==> flow/design.v (excerpt) <==
module vga_top(
	input ClkPort,
	input BtnC,
	input BtnU,
	input BtnD,
	input BtnR,
	input BtnL,
	input MoveTick,  
	output hSync, vSync,
	output [3:0] vgaR, vgaG, vgaB,
	output An0, An1, An2, An3, An4, An5, An6, An7,
	output Ca, Cb, Cc, Cd, Ce, Cf, Cg, Dp,
	output MemOE, MemWR, RamCS, QuadSpiFlashCS
	);
	wire Reset;
	assign Reset=BtnC;
	wire bright;
	wire[9:0] hc, vc;
	wire[3:0] lives;
	wire [6:0] ssdOut;
	wire [3:0] anode;
	wire [11:0] rgb;
	display_controller dc(.clk(ClkPort), .rst(Reset), .hSync(hSync), .vSync(vSync), .bright(bright), .hCount(hc), .vCount(vc));
	game_control sc(.clk(ClkPort), .en(MoveTick), .bright(bright), .rst(BtnC), .up(BtnU), .down(BtnD),.left(BtnL),.right(BtnR),.hCount(hc), .vCount(vc), .rgb(rgb), .lives(lives));
	display_lives cnt(.clk(ClkPort), .displayNumber(lives), .anode(anode), .ssdOut(ssdOut));
	assign vgaR = rgb[11 : 8];
	assign vgaG = rgb[7  : 4];
	assign vgaB = rgb[3  : 0];
	assign {MemOE, MemWR, RamCS, QuadSpiFlashCS} = 4'b1111;
	assign {An7, An6, An5, An4, An3, An2, An1, An0} = {4'b1111, anode};
	assign {Ca, Cb, Cc, Cd, Ce, Cf, Cg} = ssdOut[6 : 0];
	assign Dp = 1'b1;  
endmodule
Size: ~3000 cells after synthesis, ~120 flip-flops, ~41 I/O pins, ~0.023 mm^2 of cells after synthesis.
clock: 11.4 ns
lec_check: 0
abc_area: 0
cap_margin: 20
core_aspect_ratio: 1.2
core_margin: 7
core_utilization: 64
cts_cluster_diameter: 285
cts_cluster_size: 100
gpl_routability_driven: 1
gpl_timing_driven: 1
place_density: 0.42
setup_slack_margin: -1.14
slew_margin: 20
tns_end_percent: 35
run.sh (not shown) runs the stock make flow with config.mk's settings and CLKGATE_MAP_FILE=.
The baseline ran to the end with no violations.
Rerun with:
- ABC_AREA: 0 -> not set
- CORE_ASPECT_RATIO: 1.2 -> not set
- CORE_MARGIN: 7 -> 2
- CORE_UTILIZATION: 64 -> 40
- CTS_CLUSTER_DIAMETER: 285 -> not set
- CTS_CLUSTER_SIZE: 100 -> not set
- GPL_ROUTABILITY_DRIVEN: 1 -> not set
- GPL_TIMING_DRIVEN: 1 -> not set
- PLACE_DENSITY: 0.42 -> 0.6
- SETUP_SLACK_MARGIN: -1.14 -> not set
- TNS_END_PERCENT: 35 -> not set
- clock period: 11.4 -> 9.52 ns (I/O delays scaled with it)
Die size goes up by about 43%.
Worst hold slack gets worse by 0.0056 ns.
Worst setup slack gets worse by 1.2 ns.
Final area goes up by 1.5%.
Critical path depth goes up by 1.
Rerun with:
- CORE_UTILIZATION: 40 -> 65
- PLACE_DENSITY: 0.6 -> not set
- clock period: 9.52 -> 8.85 ns (I/O delays scaled with it)
Result: The changed run completed with no timing, DRC or antenna violations; design area decreases slightly; synthesized area is unchanged; combinational power increases by roughly a tenth; power increases by roughly a tenth; critical path depth decreases by 1; sequential power increases by roughly a tenth.
Rerun with:
- CORE_UTILIZATION: 65 -> 60
- clock period: 8.85 -> 5.39 ns (I/O delays scaled with it)
What happened:
- The changed run finished with setup timing left
- routed wire length is higher by 6.3%
- worst hold slack stays flat
- critical path depth is higher by 4
- sequential cell count does not change
- clock-buffer cell count is unchanged
- sequential share of layout area is lower by 1.4 points
- area after synthesis is unchanged
Rerun with:
- CORE_UTILIZATION: 60 -> 40
- PLACE_DENSITY: not set -> 0.6
- clock period: 5.39 -> 5.33 ns (I/O delays scaled with it)
Result:
- The new run produced a layout that fails on setup timing
- synthesized area does not change
- count of clock-buffer cells in the layout stays the same
- final area climbs by 5.3%

---

Starting RTL as in the previous note.
export LEC_CHECK = 0
export CAP_MARGIN = 20
export CORE_ASPECT_RATIO = 0.5
export CORE_MARGIN = 2
export CORE_UTILIZATION = 60
export CTS_CLUSTER_DIAMETER = 174
export CTS_CLUSTER_SIZE = 99
export HOLD_SLACK_MARGIN = 0.26
export SETUP_SLACK_MARGIN = 2.16
export SLEW_MARGIN = 20
export TNS_END_PERCENT = 35
create_clock -name core_clock -period 12.0 [get_ports {ClkPort}]
The starting point went through all stages and came out clean.
Next try:
==> flow/config.mk (replaced) <==
export PLATFORM = sky130hd
export DESIGN_NAME = vga_top
export DESIGN_NICKNAME = vga_top
export VERILOG_FILES = /design/flow/design.v
export SDC_FILE = /design/flow/constraint.sdc
export NUM_CORES = 4
export LEC_CHECK = 0
export CAP_MARGIN = 20
export CORE_ASPECT_RATIO = 1.96
export CORE_MARGIN = 2
export CORE_UTILIZATION = 68
export CTS_CLUSTER_DIAMETER = 217
export CTS_CLUSTER_SIZE = 99
export HOLD_SLACK_MARGIN = -0.07
export SLEW_MARGIN = 20
Now the flow failed in 5_1_grt.
Area after synthesis is unchanged.
Synthesized cell count stays the same.
Die size falls by 12%.
Next try:
--- a/flow/config.mk
+++ b/flow/config.mk
@@ -10,6 +10,7 @@
 export CORE_MARGIN = 2
-export CORE_UTILIZATION = 68
-export CTS_CLUSTER_DIAMETER = 217
+export CORE_UTILIZATION = 62
+export CTS_CLUSTER_DIAMETER = 249
 export CTS_CLUSTER_SIZE = 99
 export HOLD_SLACK_MARGIN = -0.07
+export SETUP_SLACK_MARGIN = 2.25
 export SLEW_MARGIN = 20
After rerunning: With this change the flow completed without violations; die size is higher by 9.5%; synthesized area is unchanged; synthesized cell count is unchanged.
Next try:
==> flow/config.mk (replaced) <==
export PLATFORM = sky130hd
export DESIGN_NAME = vga_top
export DESIGN_NICKNAME = vga_top
export VERILOG_FILES = /design/flow/design.v
export SDC_FILE = /design/flow/constraint.sdc
export NUM_CORES = 4
export LEC_CHECK = 0
export CAP_MARGIN = 20
export CELL_PAD_IN_SITES_DETAIL_PLACEMENT = 0
export CELL_PAD_IN_SITES_GLOBAL_PLACEMENT = 3
export CORE_MARGIN = 2
export CORE_UTILIZATION = 40
export CTS_CLUSTER_DIAMETER = 310
export CTS_CLUSTER_SIZE = 42
export PLACE_DENSITY = 0.7
export SLEW_MARGIN = 20
- The changed run completed without violations
- register-to-register slack improves by 0.22 ns
- critical path depth is lower by 1
- wire length is lower by about 1%
- worst setup slack degrades by 0.10 ns
- total power is lower by about 3.6%
- worst hold slack is about the same
- utilization is lower by 23 points
- combinational power is lower by about 5%
- synthesized area stays the same
- non-clock buffer count is higher by 8
Next try:
==> flow/config.mk (replaced) <==
export PLATFORM = sky130hd
export DESIGN_NAME = vga_top
export DESIGN_NICKNAME = vga_top
export VERILOG_FILES = /design/flow/design.v
export SDC_FILE = /design/flow/constraint.sdc
export NUM_CORES = 4
export LEC_CHECK = 0
export CAP_MARGIN = 20
export CORE_ASPECT_RATIO = 0.5
export CORE_MARGIN = 2
export CORE_UTILIZATION = 60
export CTS_CLUSTER_DIAMETER = 174
export CTS_CLUSTER_SIZE = 99
export HOLD_SLACK_MARGIN = -0.07
export SLEW_MARGIN = 20
Outcome: Via count grows by a few percent; clock power is higher slightly; total power goes down slightly; sequential power came out higher by a few percent; critical path depth does not change; cell count drops by a little under a tenth; non-clock buffer count fell by 16; sequential share of layout area climbs by 0.23 points.

---

north:
vga_top again, from the RTL that the note above started with.
Settings: LEC_CHECK=0, CAP_MARGIN=20, CORE_MARGIN=2, CORE_UTILIZATION=40, PLACE_DENSITY=0.6, SETUP_SLACK_MARGIN=0.49, SLEW_MARGIN=20; clock period 9.52 ns.
Edits applied to the flow inputs when going from north to south:
# north
export LEC_CHECK = 0
export CAP_MARGIN = 20
export CORE_MARGIN = 2
export CORE_UTILIZATION = 40
export PLACE_DENSITY = 0.6
export SETUP_SLACK_MARGIN = 0.49
export SLEW_MARGIN = 20
create_clock -name core_clock -period 9.52 [get_ports {ClkPort}]
# south
export LEC_CHECK = 0
export CAP_MARGIN = 20
export CELL_PAD_IN_SITES_GLOBAL_PLACEMENT = 3
export CORE_MARGIN = 2
export CORE_UTILIZATION = 40
export CTS_CLUSTER_DIAMETER = 317
export PLACE_DENSITY = 0.6
export SLEW_MARGIN = 20
create_clock -name core_clock -period 12.0 [get_ports {ClkPort}]
Results
Critical path required time: north and south compared, higher one is south. south gives more wire length than north did. The higher post-layout period usage of the worst path of north and south is in north. Delta (south minus north): final non-filler cell area grew by about 0.5%, pre-CTS setup slack grew by 1.57 ns, net switching share of the total power grew by 1.1 points, worst hold slack shrank by 0.0034 ns, total net switching power shrank by 18%. Summary of south over north: total buffers and inverters traversed by the critical path went down 1, total power draw went down 19%. Critical path depth, north and south: lower on south.
Setup changes, south to east
# south
export LEC_CHECK = 0
export CAP_MARGIN = 20
export CELL_PAD_IN_SITES_GLOBAL_PLACEMENT = 3
export CORE_MARGIN = 2
export CORE_UTILIZATION = 40
export CTS_CLUSTER_DIAMETER = 317
export PLACE_DENSITY = 0.6
export SLEW_MARGIN = 20
create_clock -name core_clock -period 12.0 [get_ports {ClkPort}]
# east
export LEC_CHECK = 0
export ABC_AREA = 1
export CAP_MARGIN = 20
export CELL_PAD_IN_SITES_DETAIL_PLACEMENT = 0
export CELL_PAD_IN_SITES_GLOBAL_PLACEMENT = 3
export CORE_MARGIN = 3
export CORE_UTILIZATION = 40
export CTS_CLUSTER_DIAMETER = 160
export CTS_CLUSTER_SIZE = 42
export GPL_TIMING_DRIVEN = 0
export PLACE_DENSITY = 0.7
export SLEW_MARGIN = 15
create_clock -name core_clock -period 12.0 [get_ports {ClkPort}]
==> comparison <==
As the logs show, east stopped at global placement after a tool error, so it never reached the end of the flow. Post-synthesis adder-cell area fraction in east is 2.2 points below south. east against south; number of rows in the core area is up by a few percent. Compared with south, east shows a higher total die size. Placeable core area: east > south. Y dimension of the die in east is 6.3% higher than in south. south → east: area reported by Yosys stat rose about 11%; per-instance average area after synthesis fell about 17%; initial core utilization rose 0.34 points; share of synthesized area occupied by flip-flops and latches fell 1.4 points. On east: area after synthesis is 11% higher than what south gave. Higher cell count after synthesis goes to east over south.
Relative to east, the following input files were edited for west:
# east
export LEC_CHECK = 0
export ABC_AREA = 1
export CAP_MARGIN = 20
export CELL_PAD_IN_SITES_DETAIL_PLACEMENT = 0
export CELL_PAD_IN_SITES_GLOBAL_PLACEMENT = 3
export CORE_MARGIN = 3
export CORE_UTILIZATION = 40
export CTS_CLUSTER_DIAMETER = 160
export CTS_CLUSTER_SIZE = 42
export GPL_TIMING_DRIVEN = 0
export PLACE_DENSITY = 0.7
export SLEW_MARGIN = 15
create_clock -name core_clock -period 12.0 [get_ports {ClkPort}]
# west
export LEC_CHECK = 0
export CAP_MARGIN = 20
export CORE_ASPECT_RATIO = 0.5
export CORE_MARGIN = 2
export CORE_UTILIZATION = 60
export CTS_CLUSTER_DIAMETER = 174
export CTS_CLUSTER_SIZE = 99
export GPL_ROUTABILITY_DRIVEN = 0
export HOLD_SLACK_MARGIN = -0.07
export PLACE_DENSITY = 0.35
export SLEW_MARGIN = 20
export TNS_END_PERCENT = 5
create_clock -name core_clock -period 12.0 [get_ports {ClkPort}]
==> results <==
- west: full flow OK, the timing, design-rule and antenna checks passed
- The post-synthesis average cell area in west sits about 20% above the value recorded for east.
- west vs. east: number of cells in Yosys stat moved down, post-synthesis cell count decreased by 1,015 relative to the old numbers, core utilization before placement now larger, die extent in x higher.
Power and IR drop assume default switching activity.
